Setup of job 4356:
// pipelined_cordic
module pipelined_cordic(
    input Clk, Rst,
    input signed[15:0] x_in, y_in, theta_in,
    output reg signed[15:0] sine_theta,
    output reg signed[15:0] cosine_theta
);
Size: about 780 flip-flops, about 82 I/O pins, roughly 58000 um^2 of cells after synthesis.
Settings: LEC_CHECK=0, ABC_AREA=1, CAP_MARGIN=20, CORE_ASPECT_RATIO=1.35, CORE_MARGIN=2, CORE_UTILIZATION=72, CTS_CLUSTER_DIAMETER=394, CTS_CLUSTER_SIZE=99, PLACE_DENSITY=0.6, SETUP_SLACK_MARGIN=-0.16, SLEW_MARGIN=20; clock period 1.92 ns.
run.sh (not shown) runs the stock make flow with config.mk's settings and CLKGATE_MAP_FILE=.
Job 4356 did not make it past 4_1_cts, where a tool error ended it.
The following lists how job 4014 was set up differently from job 4356:
- ABC_AREA: 1 -> unset
- CTS_CLUSTER_DIAMETER: 394 -> unset
- TNS_END_PERCENT: unset -> 5
- SETUP_SLACK_MARGIN: -0.16 -> -0.17
- PLACE_DENSITY: 0.6 -> 0.67
- CORE_ASPECT_RATIO: 1.35 -> unset
- CTS_CLUSTER_SIZE: 99 -> unset
- the clock period (ns, I/O delays scaled along): 1.92 -> 2.88
Findings:
Job 4014 had finished all stages when the layout checks came back failing, citing setup timing. Job 4356 has lower horizontal extent of the die than job 4014. Post-synthesis mux area share ended up 1.2 points higher on job 4014 than on job 4356. The run showing the smaller core footprint is job 4014. Job 4014: die size is 7500 um^2 lower than what job 4356 reported. Job 4014 vs. job 4356: post-synthesis instance area shows a reduction of 5300 um^2; post-synth area from yosys stat moved down; cell count in the Yosys report -27%; xor and xnor area share after synthesis up 2.7 points. On detailed placer's ending HPWL: between job 4356 and job 4014, it ends up lower for job 4014. The higher post-synthesis net count came out of job 4356. Re placer's final routability congestion estimate: job 4356 and job 4014 aren't equal, and the higher value belongs to job 4356.
Changes in job 784 relative to job 4014:
- removing PLACE_DENSITY (formerly 0.67)
- removing TNS_END_PERCENT (formerly 5)
- changing SETUP_SLACK_MARGIN from -0.17 to 0.91
- changing CORE_UTILIZATION from 72 to 70
- changing the clock period (ns, I/O delays scaled along) from 2.88 to 3.33
==> comparison <==
Compared with job 4014, in job 784 total detailed-routing wirelength increased by 8.2% relative to the old numbers, count of clock-buffer cells in the layout increased by 1.7% relative to the old numbers, via count increased by 1.2% relative to the old numbers.
Taking job 4014 as the reference, in job 784 met2 usage saw a decrease; cell area saw an increase; aggregate global routing overflow saw little to no change; Yosys chip area saw little to no change; final critical-path setup slack saw an increase.
Job 784: no failed stages, no open violations at the end
Job 784 vs job 4014, total number of tap cells went up by 2.0%.
The following lists how job 2493 was set up differently from job 784:
- setting PLACE_DENSITY to 0.6 for the first time
- removing SETUP_SLACK_MARGIN (formerly 0.91)
- setting CTS_CLUSTER_SIZE to 99 for the first time
- setting CTS_CLUSTER_DIAMETER to 394 for the first time
- changing CORE_UTILIZATION from 70 to 72
- setting ABC_AREA to 1 for the first time
- changing the clock period (ns, I/O delays scaled along) from 3.33 to 1.92
Findings:
In the summary table, job 2493 is marked failed, with error DPL-0038 raised in 4_1_cts. Re count of mapped cells out of synthesis: job 2493 is 37% up on job 784. Where worst setup slack before clock tree synthesis is concerned, job 784 is better than job 2493. Of the two candidates, job 784 has the better core footprint and job 2493 the worse one. Diff job 2493..job 784 | number of buffers added on ports | negligible. Area after synthesis for job 2493 is higher than for job 784. Chip footprint: job 2493 worse than job 784.
### job 2493 -> job 8472
- ABC_AREA: 1 -> unset
- CTS_CLUSTER_DIAMETER: 394 -> unset
- CTS_CLUSTER_SIZE: 99 -> unset
- CORE_UTILIZATION: 72 -> 54
- the clock period (ns, I/O delays scaled along): 1.92 -> 3.96
Average footprint of a synthesized cell ends up lower on job 2493. | yosys-reported design area after synthesis | lower: job 8472 |. Job 8472 was carried through to the last stage, and its layout satisfied the timing, DRC and antenna checks. Area of the mapped netlist for job 8472 is lower than for job 2493. Job 2493 has higher synthesized netlist cell count than job 8472. Looking at effective utilization at floorplan across job 2493 and job 8472, the one that comes out lower is job 8472. Job 8472 against job 2493: floorplan row count +11, width of the chip +about 10%, area fraction in full adders, half adders and majority gates increased 1.7 points, post-placement cell area has decreased.

========
Starting RTL as in the previous note.
Settings: LEC_CHECK=0, CAP_MARGIN=20, CORE_MARGIN=2, CORE_UTILIZATION=72, PLACE_DENSITY=0.67, SETUP_SLACK_MARGIN=-0.17, SLEW_MARGIN=20; clock period 3.07 ns.
The baseline ran to the end with violations: negative setup slack.
Change:
--- a/flow/config.mk
+++ b/flow/config.mk
@@ -8,6 +8,8 @@
 export CAP_MARGIN = 20
+export CELL_PAD_IN_SITES_GLOBAL_PLACEMENT = 2
 export CORE_MARGIN = 2
-export CORE_UTILIZATION = 72
-export PLACE_DENSITY = 0.67
-export SETUP_SLACK_MARGIN = -0.17
+export CORE_UTILIZATION = 40
+export CTS_CLUSTER_DIAMETER = 94
+export PLACE_DENSITY = 0.82
+export SETUP_SLACK_MARGIN = 0.95
 export SLEW_MARGIN = 20
==> flow/constraint.sdc (replaced) <==
create_clock -name core_clock -period 4.5 [get_ports {Clk}]
set_input_delay 0.9000 -clock core_clock [delete_from_list [all_inputs] [get_ports {Clk}]]
set_output_delay 0.9000 -clock core_clock [all_outputs]
set_load 0.01 [all_outputs]
What happened:
- With this change the flow went through all stages and came out clean
- critical path depth falls by 6
- first-iteration DRC count falls by about 30%
- cell count rises by 7.3%
- count of clock-buffer cells in the layout stays the same
Change:
==> flow/config.mk (replaced) <==
export PLATFORM = sky130hd
export DESIGN_NAME = pipelined_cordic
export DESIGN_NICKNAME = pipelined_cordic
export VERILOG_FILES = /design/flow/design.v
export SDC_FILE = /design/flow/constraint.sdc
export NUM_CORES = 4
export LEC_CHECK = 0
export ABC_AREA = 1
export CAP_MARGIN = 20
export CORE_ASPECT_RATIO = 1.33
export CORE_MARGIN = 4
export CORE_UTILIZATION = 42
export PLACE_DENSITY_LB_ADDON = 0.02
export SLEW_MARGIN = 20
==> flow/constraint.sdc (replaced) <==
create_clock -name core_clock -period 4.79 [get_ports {Clk}]
set_input_delay 0.9580 -clock core_clock [delete_from_list [all_inputs] [get_ports {Clk}]]
set_output_delay 0.9580 -clock core_clock [all_outputs]
set_load 0.01 [all_outputs]
=>
- worst hold slack is about the same
- first-iteration DRC count goes up by 3.0%
- routed wire length goes up by 30%
- cell area went up by 7.9%
- core utilization increases by 1.3 points
- setup slack gets better by 0.18 ns
- via count increases by 25%
- die size goes up by 7.0%
- sequential cell count stays the same
Change:
==> flow/config.mk (replaced) <==
export PLATFORM = sky130hd
export DESIGN_NAME = pipelined_cordic
export DESIGN_NICKNAME = pipelined_cordic
export VERILOG_FILES = /design/flow/design.v
export SDC_FILE = /design/flow/constraint.sdc
export NUM_CORES = 4
export LEC_CHECK = 0
export ABC_AREA = 1
export CAP_MARGIN = 5
export CORE_MARGIN = 2
export CORE_UTILIZATION = 72
export CTS_CLUSTER_DIAMETER = 379
export CTS_CLUSTER_SIZE = 17
export SETUP_SLACK_MARGIN = -0.25
export SLEW_MARGIN = 40
==> flow/constraint.sdc (replaced) <==
create_clock -name core_clock -period 2.43 [get_ports {Clk}]
set_input_delay 0.4860 -clock core_clock [delete_from_list [all_inputs] [get_ports {Clk}]]
set_output_delay 0.4860 -clock core_clock [all_outputs]
set_load 0.01 [all_outputs]
Result: With this change the flow finished but fails on negative setup slack; sequential share of layout area went down by 2.7 points; final cell count went up by about 0.6%; design area went up by about 10%; maximum frequency went up by about 24%.

========
Starting RTL as in the previous note.
clock: 2.43 ns
lec_check: 0
abc_area: 1
cap_margin: 35
core_margin: 2
core_utilization: 72
cts_cluster_diameter: 379
cts_cluster_size: 17
setup_slack_margin: -0.25
slew_margin: 40
The starting point ran to the end with violations: negative setup slack.
Rerun with:
Settings changed: ABC_AREA 1 to default, CAP_MARGIN 35 to 20, CORE_UTILIZATION 72 to 40, CTS_CLUSTER_DIAMETER 379 to default, CTS_CLUSTER_SIZE 17 to default, PLACE_DENSITY from default to 0.6, SETUP_SLACK_MARGIN -0.25 to default, SLEW_MARGIN 40 to 20.
Clock period 2.43 ns to 3.96 ns, I/O delays scaled along.
=>
- With this change the flow went through all stages and came out clean
- area after synthesis fell by roughly a tenth
- non-clock buffer count went down by 910
- setup slack gets better by 0.80 ns
- design area goes down by about a fifth
- final cell count fell by about a fifth
- wire length fell by a quarter to a third
- worst hold slack improves by 0.072 ns
- die area increases by well over a third
Rerun with:
Settings changed: ABC_AREA from default to 1, CORE_ASPECT_RATIO from default to 0.5, CORE_UTILIZATION 40 to 72, CTS_CLUSTER_DIAMETER from default to 394, CTS_CLUSTER_SIZE from default to 99, TNS_END_PERCENT from default to 5.
Clock period 3.96 ns to 1.92 ns, I/O delays scaled along.
After rerunning:
- This time the run never finished: it broke off in 5_1_grt (GRT-0232)
- die size fell by 38%
- area after synthesis increases by 10%
- synthesized cell count climbs by 37%
Rerun with:
Settings changed: ABC_AREA 1 to default, CORE_ASPECT_RATIO 0.5 to default, CTS_CLUSTER_DIAMETER 394 to default, CTS_CLUSTER_SIZE 99 to default, PLACE_DENSITY 0.6 to 0.78, TNS_END_PERCENT 5 to default.
Clock period 1.92 ns to 3.16 ns, I/O delays scaled along.
What happened:
- Now the flow completed, yet does not pass: negative setup slack
- area after synthesis falls by 9.1%
- die size falls by 9.1%
- synthesized cell count fell by 27%
Rerun with:
Settings changed: ABC_AREA from default to 1, CTS_CLUSTER_DIAMETER from default to 327, CTS_CLUSTER_SIZE from default to 96, PLACE_DENSITY 0.78 to 0.42.
Clock period 3.16 ns to 2.21 ns, I/O delays scaled along.
The new run stopped in 4_1_cts with DPL-0038.
Area after synthesis rose by 10%.
Synthesized cell count went up by 37%.
Die area grows by 9.8%.

========
== exp/umber ==
The RTL this note starts from:
==> flow/design.v <==
module pipelined_cordic(
    input Clk, Rst,
    input signed[15:0] x_in, y_in, theta_in,
    output reg signed[15:0] sine_theta,
    output reg signed[15:0] cosine_theta
);
reg signed [15:0] x[0:15], y[0:15], theta[0:15], x_out[0:15], y_out[0:15], theta_out[0:15];
wire signed [15:0] atan_out [0:15];
reg [3:0] stage;  
assign atan_out[0] = 16'b0011001001000100;
assign atan_out[1] = 16'b0001110110101100;
assign atan_out[2] = 16'b0000111110101101;
assign atan_out[3] = 16'b0000011111110101;
assign atan_out[4] = 16'b0000001111111110;
assign atan_out[5] = 16'b0000001000000000;
assign atan_out[6] = 16'b0000000100000000;
assign atan_out[7] = 16'b0000000010000000;
assign atan_out[8] = 16'b0000000001000000;
assign atan_out[9] = 16'b0000000000100000;
assign atan_out[10] = 16'b0000000000010000;
assign atan_out[11] = 16'b0000000000001000;
assign atan_out[12] = 16'b0000000000000100;
assign atan_out[13] = 16'b0000000000000010;
assign atan_out[14] = 16'b0000000000000001;
assign atan_out[15] = 16'b0000000000000000;
genvar i;
generate
    for (i = 0; i < 16; i = i + 1) begin : stages
        always @(posedge Clk or posedge Rst) begin
            if (Rst)
                begin
                    x[i] <= 0;
                    y[i] <= 0;
                    theta[i] <= 0;
                end
            else 
                begin
                    if (i == 0) begin
                        x[i] <= x_in;
                        y[i] <= y_in;
                        theta[i] <= theta_in;
                    end else begin
                        x[i] <= x_out[i-1];
                        y[i] <= y_out[i-1];
                        theta[i] <= theta_out[i-1];
                    end
                end
        end
        always @(*) begin
            if (theta[i][15] == 1) begin
                x_out[i] = x[i] + (y[i] >>> (i));
                y_out[i] = y[i] - (x[i] >>> (i));
                theta_out[i] = theta[i] + atan_out[i];
            end else begin
                x_out[i] = x[i] - (y[i] >>> (i));
                y_out[i] = y[i] + (x[i] >>> (i));
                theta_out[i] = theta[i] - atan_out[i];
            end
        end
    end
endgenerate
always @(posedge Clk or posedge Rst) begin
    if (Rst) begin
        sine_theta <= 0;
        cosine_theta <= 0;
    end else begin
        sine_theta <= y_out[15];  
        cosine_theta <= x_out[15];  
    end
end
endmodule
clock: 5.45 ns
lec_check: 0
abc_area: 1
cap_margin: 30
cell_pad_in_sites_detail_placement: 1
cell_pad_in_sites_global_placement: 2
core_aspect_ratio: 2.0
core_margin: 2
core_utilization: 20
cts_cluster_size: 76
gpl_routability_driven: 1
gpl_timing_driven: 0
hold_slack_margin: 0.18
min_routing_layer: met2
place_density: 0.67
slew_margin: 30
tns_end_percent: 15
exp/umber finished end to end and its layout was clean on timing, DRC and antenna.
Input-level comparison between exp/sierra and exp/umber:
- CAP_MARGIN: 30 -> 20
- PLACE_DENSITY: 0.67 -> 0.6
- GPL_TIMING_DRIVEN: 0 -> unset
- CTS_CLUSTER_SIZE: 76 -> unset
- ABC_AREA: 1 -> unset
- CORE_UTILIZATION: 20 -> 48
- CORE_ASPECT_RATIO: 2.0 -> 1.61
- CELL_PAD_IN_SITES_GLOBAL_PLACEMENT: 2 -> unset
- GPL_ROUTABILITY_DRIVEN: 1 -> unset
- TNS_END_PERCENT: 15 -> unset
- MIN_ROUTING_LAYER: met2 -> unset
- CELL_PAD_IN_SITES_DETAIL_PLACEMENT: 1 -> unset
- SLEW_MARGIN: 30 -> 20
- the clock period (ns, I/O delays scaled along): 5.45 -> 4.5
==> results <==
exp/sierra gives less post-synth area from yosys stat than exp/umber did.
When exp/sierra is measured against exp/umber, its fraction of met3 tracks used by global routing turns out 17 points lower.
First-pass iteration count of the detailed router in exp/sierra vs exp/umber: down 1
Summary of exp/sierra over exp/umber: global-route wire length before repair went down by 140,000 um; number of cells on the critical path went down by 5; share of the clock period used by the worst path after layout went up by 2.2 points; maximum frequency went up by 42 MHz.
For exp/umber, the source of the critical timing path was theta[6][15]$_DFF_PP0_, unlike exp/sierra, where it was theta[8][15]$_DFF_PP0_.
Compared to exp/umber, exp/sierra has register-to-register setup slack 0.30 ns lower.
In exp/sierra, the final setup skew came out 0.022 ns below the value in exp/umber.
diff inputs: exp/sierra => exp/harbor
- swapping 48 for 72 in CORE_UTILIZATION
- putting CTS_CLUSTER_SIZE at 17 where nothing was set
- putting ABC_AREA at 1 where nothing was set
- clearing CORE_ASPECT_RATIO, which used to be 1.61
- clearing PLACE_DENSITY, which used to be 0.6
- swapping 20 for 35 in CAP_MARGIN
- putting SETUP_SLACK_MARGIN at 0.09 where nothing was set
- clearing HOLD_SLACK_MARGIN, which used to be 0.18
- putting CTS_CLUSTER_DIAMETER at 379 where nothing was set
- swapping 4.5 for 2.43 in the clock period (ns, I/O delays scaled along)
Notes after the runs:
No final results exist for exp/harbor, since it was stopped by error DPL-0038 during global routing.
Against exp/sierra, cell area after synthesis in exp/harbor rose by a little under 10%.
When the final numbers for exp/harbor and exp/sierra were put side by side, the standard-cell row count turned out to be smaller in exp/harbor.
Going from exp/sierra to exp/harbor, area share of and/or/nand/nor cells after synthesis grows by 11 points.
Compare exp/harbor and exp/sierra | placement-stage cell area higher: exp/harbor
Total die area (higher): exp/sierra
Final HPWL from detailed placement, exp/harbor vs exp/sierra: up by more than a quarter
Compared to exp/sierra, exp/harbor has number of distinct standard cells referenced by the synthesized netlist 28 lower.

========
// pipelined_cordic: RTL as listed in full above, without the edits since
Settings: LEC_CHECK=0, ABC_AREA=1, CAP_MARGIN=20, CELL_PAD_IN_SITES_DETAIL_PLACEMENT=0, CELL_PAD_IN_SITES_GLOBAL_PLACEMENT=0, CORE_MARGIN=2, CORE_UTILIZATION=72, CTS_CLUSTER_SIZE=72, MAX_ROUTING_LAYER=met5, PLACE_DENSITY_LB_ADDON=0.26, SETUP_SLACK_MARGIN=0.66, SLEW_MARGIN=35; clock period 2.36 ns.
The starting point aborted during clock tree synthesis on DPL-0038.
Rerun with:
- HOLD_SLACK_MARGIN: not set -> 0.29
- PLACE_DENSITY_LB_ADDON: 0.26 -> 0.24
- SETUP_SLACK_MARGIN: 0.66 -> -0.15
- SLEW_MARGIN: 35 -> 40
- clock period: 2.36 -> 2.39 ns (I/O delays scaled with it)
This time the run did not get past global routing. Area after synthesis stays the same. Die size does not change. Synthesized cell count does not change.
